==> inputs of 10-03 <==
==> flow/design.v <==
module project_euler_17(
  input clk,
  input reset,
  output reg [3:0] ones_digit,
  output reg [3:0] tens_digit,
  output reg [3:0] hundreds_digit,
  output reg [15:0] letter_count,
  output reg done
);
  integer next_ones_digit;
  integer next_tens_digit;
  integer next_hundreds_digit;
  integer letters;
  always @(posedge clk or posedge reset)
  begin
    if (reset) begin
      ones_digit <= 0;
      tens_digit <= 0;
      hundreds_digit <= 0;
      letter_count <= 0;
      done <= 0;
    end
    else if (!done) begin
      next_ones_digit = 0;
      next_tens_digit = 0;
      next_hundreds_digit = 0;
      letters = 0;
      next_tens_digit[3:0] = tens_digit;
      next_hundreds_digit[3:0] = hundreds_digit;
      if (ones_digit == 9) begin
        next_ones_digit = 0;
        if (tens_digit == 9) begin
          next_tens_digit = 0;
          if (hundreds_digit == 9) begin
            next_hundreds_digit = 0;
            letters += 11;  
            done <= 1;
          end
          else
            next_hundreds_digit[3:0] = hundreds_digit + 1;
        end
        else
          next_tens_digit[3:0] = tens_digit + 1;
      end
      else
        next_ones_digit[3:0] = ones_digit + 1;
      if (next_tens_digit != 1) begin
        case (next_ones_digit)
          1: letters += 3;  
          2: letters += 3;  
          3: letters += 5;  
          4: letters += 4;  
          5: letters += 4;  
          6: letters += 3;  
          7: letters += 5;  
          8: letters += 5;  
          9: letters += 4;  
        endcase
        case (next_tens_digit)
          2: letters += 6;  
          3: letters += 6;  
          4: letters += 5;  
          5: letters += 5;  
          6: letters += 5;  
          7: letters += 7;  
          8: letters += 6;  
          9: letters += 6;  
        endcase
      end
      else begin
        case (next_ones_digit)
          0: letters += 3;  
          1: letters += 6;  
          2: letters += 6;  
          3: letters += 8;  
          4: letters += 8;  
          5: letters += 7;  
          6: letters += 7;  
          7: letters += 9;  
          8: letters += 8;  
          9: letters += 8;  
        endcase
      end
      case (next_hundreds_digit)
        1: letters += 10;  
        2: letters += 10;  
        3: letters += 12;  
        4: letters += 11;  
        5: letters += 11;  
        6: letters += 10;  
        7: letters += 12;  
        8: letters += 12;  
        9: letters += 11;  
      endcase
      if (next_hundreds_digit > 0 && ((next_ones_digit > 0) || (next_tens_digit > 0)))
        letters += 3;  
      ones_digit <= next_ones_digit[3:0];
      tens_digit <= next_tens_digit[3:0];
      hundreds_digit <= next_hundreds_digit[3:0];
      letter_count <= letter_count + letters[15:0];
    end
  end
endmodule
==> flow/run.sh <==
#!/bin/bash
# the make line also repeats each setting of config.mk as NAME=value (left out here)
make -C /OpenROAD-flow-scripts/flow DESIGN_CONFIG=/design/flow/config.mk WORK_HOME=/design/flow/orfs CLKGATE_MAP_FILE= finish
==> flow/config.mk <==
export PLATFORM = sky130hd
export DESIGN_NAME = project_euler_17
export DESIGN_NICKNAME = project_euler_17
export VERILOG_FILES = /design/flow/design.v
export SDC_FILE = /design/flow/constraint.sdc
export NUM_CORES = 4
export LEC_CHECK = 0
export ABC_AREA = 1
export CAP_MARGIN = 20
export CORE_ASPECT_RATIO = 0.5
export CORE_MARGIN = 2
export CORE_UTILIZATION = 72
export CTS_CLUSTER_DIAMETER = 400
export CTS_CLUSTER_SIZE = 99
export HOLD_SLACK_MARGIN = -0.07
export PLACE_DENSITY = 0.36
export SLEW_MARGIN = 20
==> flow/constraint.sdc <==
create_clock -name core_clock -period 6.8 [get_ports {clk}]
set_input_delay 1.3600 -clock core_clock [delete_from_list [all_inputs] [get_ports {clk}]]
set_output_delay 1.3600 -clock core_clock [all_outputs]
set_load 0.01 [all_outputs]
==> inputs of 12-13, as changes to 10-03 <==
==> flow/config.mk (replaced) <==
export PLATFORM = sky130hd
export DESIGN_NAME = project_euler_17
export DESIGN_NICKNAME = project_euler_17
export VERILOG_FILES = /design/flow/design.v
export SDC_FILE = /design/flow/constraint.sdc
export NUM_CORES = 4
export LEC_CHECK = 0
export CAP_MARGIN = 20
export CORE_MARGIN = 2
export CORE_UTILIZATION = 40
export CTS_CLUSTER_DIAMETER = 396
export CTS_CLUSTER_SIZE = 10
export PLACE_DENSITY = 0.39
export SLEW_MARGIN = 20
==> flow/constraint.sdc (replaced) <==
create_clock -name core_clock -period 10.0 [get_ports {clk}]
set_input_delay 2.0000 -clock core_clock [delete_from_list [all_inputs] [get_ports {clk}]]
set_output_delay 2.0000 -clock core_clock [all_outputs]
set_load 0.01 [all_outputs]
==> results <==
metric                                                                           10-03                        12-13
Result of the run                                             timing/DRC/antenna clean     timing/DRC/antenna clean
Worst path required time                                                       7.01 ns                     10.16 ns
Total area of multi-input combinational cells                              0.00170 mm²                  0.00198 mm²
Slew @ Worst Pin                                                              0.837 ns                     0.768 ns
Number of cells on the worst reg-to-reg path                                        31                           27
Adder and majority cell fraction of the synthesized area                         9.43%                        9.03%
Overall via count from detail_route                                              3,046                        2,580
Synth Area in XOR/XNOR                                                           3.92%                        8.73%
Number of tap cells added at floorplan                                              51                           99
Count of placed standard cells including taps                                      481                          472
Total leakage power                                                            1.58 nW                      1.38 nW
Number of global-route vias before repair                                        2,786                        2,449
Signal buf overhead                                                              9.69%                        9.61%
Final period demand of the worst path                                          6.14 ns                      6.94 ns
Final setup slack of the worst path                                           0.657 ns                      3.06 ns
Endpoint of the most critical register-to-register path   letter_count[14]$_DFFE_PP0N_  letter_count[9]$_DFFE_PP0N_
Worst-path clk slew                                                            0.07 ns                      0.08 ns
Total track usage                                                                41.1%                        19.8%
First-pass GRT wire length                                                   13,400 µm                    12,400 µm
Fraction of area in registers                                                    23.4%                        21.6%

---

==> 05-07 <==
Starts from the design.v that is shown in full above.
Settings: LEC_CHECK=0, CAP_MARGIN=0, CORE_ASPECT_RATIO=1.53, CORE_MARGIN=2, CORE_UTILIZATION=66, SETUP_SLACK_MARGIN=1.7, SLEW_MARGIN=20; clock period 6.8 ns.
run.sh (not shown) runs the stock make flow with config.mk's settings and CLKGATE_MAP_FILE=.
==> inputs of 10-14, as changes to 05-07 <==
- ABC_AREA: not set -> 1
- CAP_MARGIN: 0 -> 20
- CORE_ASPECT_RATIO: 1.53 -> 1.41
- CORE_UTILIZATION: 66 -> 70
- CTS_CLUSTER_SIZE: not set -> 100
- PLACE_DENSITY: not set -> 0.36
- SETUP_SLACK_MARGIN: 1.7 -> not set
==> flow/constraint.sdc (replaced) <==
create_clock -name core_clock -period 5.22 [get_ports {clk}]
set_input_delay 1.0440 -clock core_clock [delete_from_list [all_inputs] [get_ports {clk}]]
set_output_delay 1.0440 -clock core_clock [all_outputs]
set_load 0.01 [all_outputs]
==> inputs of 06-22, as changes to 05-07 <==
- CAP_MARGIN: 0 -> 20
- CORE_ASPECT_RATIO: 1.53 -> not set
- CORE_UTILIZATION: 66 -> 40
- CTS_CLUSTER_DIAMETER: not set -> 144
- CTS_CLUSTER_SIZE: not set -> 93
- PLACE_DENSITY: not set -> 0.38
- SETUP_SLACK_MARGIN: 1.7 -> not set
==> flow/constraint.sdc (replaced) <==
create_clock -name core_clock -period 10.0 [get_ports {clk}]
set_input_delay 2.0000 -clock core_clock [delete_from_list [all_inputs] [get_ports {clk}]]
set_output_delay 2.0000 -clock core_clock [all_outputs]
set_load 0.01 [all_outputs]
==> flow_summary.yaml <==
# physical design summary
status:
  status: "failed layout checks"
  so_faults: "setup timing"
final_timing:
  relSlewSlack: 0.4455
  setup_slack_ps: -696.7
  setup_viol: 9
pwr:
  finalPower_uw: 695.0
  p_clk_frac: 0.276
yosys:
  top_area_frac: 0.2706
global_route:
  grt_usage: 0.3726
That was 10-14.
==> flow_summary.yaml <==
# physical design summary
status:
  status: "timing/DRC/antenna clean"
pwr:
  finalPower_uw: 382.0
final_timing:
  setup_viol: 0
  setup_slack_ps: 3062
yosys:
  top_area_frac: 0.2495
That was 06-22.
==> flow_summary.yaml <==
# physical design summary
final_timing:
  relSlewSlack: 0.5321
  setup_slack_ps: 942.9
pwr:
  finalPower_uw: 597.9
status:
  status: "timing/DRC/antenna clean"
global_route:
  grt_usage: 0.3879
yosys:
  top_area_frac: 0.2495
That was 05-07.

---

==> v1 <==
Starts from the design.v that is shown in full above.
clock: 5.57 ns
lec_check: 0
cap_margin: 5
core_margin: 2
core_utilization: 68
cts_cluster_diameter: 31
cts_cluster_size: 24
slew_margin: 20
==> v32: changes against v1 <==
Settings changed: ABC_AREA from default to 1, CAP_MARGIN 5 to 20, CORE_ASPECT_RATIO from default to 1.43, CORE_UTILIZATION 68 to 65, CTS_CLUSTER_DIAMETER 31 to default, CTS_CLUSTER_SIZE 24 to default, PLACE_DENSITY_LB_ADDON from default to 0.01.
==> flow/constraint.sdc (replaced) <==
create_clock -name core_clock -period 5.43 [get_ports {clk}]
set_input_delay 1.0860 -clock core_clock [delete_from_list [all_inputs] [get_ports {clk}]]
set_output_delay 1.0860 -clock core_clock [all_outputs]
set_load 0.01 [all_outputs]
==> v18: changes against v1 <==
Settings changed: CAP_MARGIN 5 to 20, CORE_ASPECT_RATIO from default to 1.44, CORE_UTILIZATION 68 to 64, CTS_CLUSTER_DIAMETER 31 to default, CTS_CLUSTER_SIZE 24 to default.
==> flow/constraint.sdc (replaced) <==
create_clock -name core_clock -period 10.0 [get_ports {clk}]
set_input_delay 2.0000 -clock core_clock [delete_from_list [all_inputs] [get_ports {clk}]]
set_output_delay 2.0000 -clock core_clock [all_outputs]
set_load 0.01 [all_outputs]
==> v16: changes against v1 <==
Settings changed: ABC_AREA from default to 1, CAP_MARGIN 5 to 20, CORE_UTILIZATION 68 to 72, CTS_CLUSTER_DIAMETER 31 to 293, CTS_CLUSTER_SIZE 24 to 99.
==> flow/constraint.sdc (replaced) <==
create_clock -name core_clock -period 6.8 [get_ports {clk}]
set_input_delay 1.3600 -clock core_clock [delete_from_list [all_inputs] [get_ports {clk}]]
set_output_delay 1.3600 -clock core_clock [all_outputs]
set_load 0.01 [all_outputs]
==> qor summary <==
quantity                                                                              v16                        v1               v32              v18
Outcome                                                                    finished clean  finished with violations    finished clean   finished clean
Layout check failures                                                                   -      negative setup slack                 -                -
Clock Latency Late Sink                                                            290 ps                    300 ps            280 ps           290 ps
FA/HA/MAJ Cells, Area Fraction                                                     9.426%                    9.032%            9.426%           9.032%
Number of clock buffer instances in the layout                                          6                         6                 6                5
Fp_density                                                                         73.79%                    71.69%            68.42%           66.26%
Met2 Routed Length                                                                3417 µm                   5359 µm           3806 µm          3555 µm
Filler cells                                                                          233                        90               230              359
Layout Cell Area excl Fill                                                       3097 µm²                  3899 µm²          3376 µm²         3323 µm²
Total wire length after detailed routing                                          6918 µm                 13,000 µm           7371 µm          6935 µm
Non-clock buffer contribution to total cell area                                   9.697%                    17.94%            13.79%           9.488%
Cell total after placement                                                            478                       448               475              434
Compound-gate portion of the synthesized area                                      8.633%                    21.20%            8.633%           21.20%
Post-layout minimum cycle time                                                    5767 ps                   6119 ps           5185 ps          6870 ps
Critical path data required time                                                  7020 ps                   5780 ps           5640 ps        10,160 ps
Number of distinct standard cells referenced by the synthesized netlist                34                        70                34               70
Overall Global Routing Usage                                                       35.00%                    39.71%            29.50%           27.92%
Yosys chip area                                                                  2681 µm²                  2909 µm²          2681 µm²         2909 µm²
Chip area                                                                        4228 µm²                  4817 µm²          4663 µm²         5109 µm²
Number of ordinary inverters in the final layout                                       59                        24                59               24
CP Max Fanout                                                                          10                         4                 7               20
Startpoint of the most critical hold path                                letter_count[15]          letter_count[15]  letter_count[15]  letter_count[8]
Final worst slack                                                                 1033 ps                 -549.5 ps          244.6 ps          3130 ps
Detailed Route Iter0 Violations                                                       315                     1,299               207              297
Power is estimated from default activity; no workload was simulated.
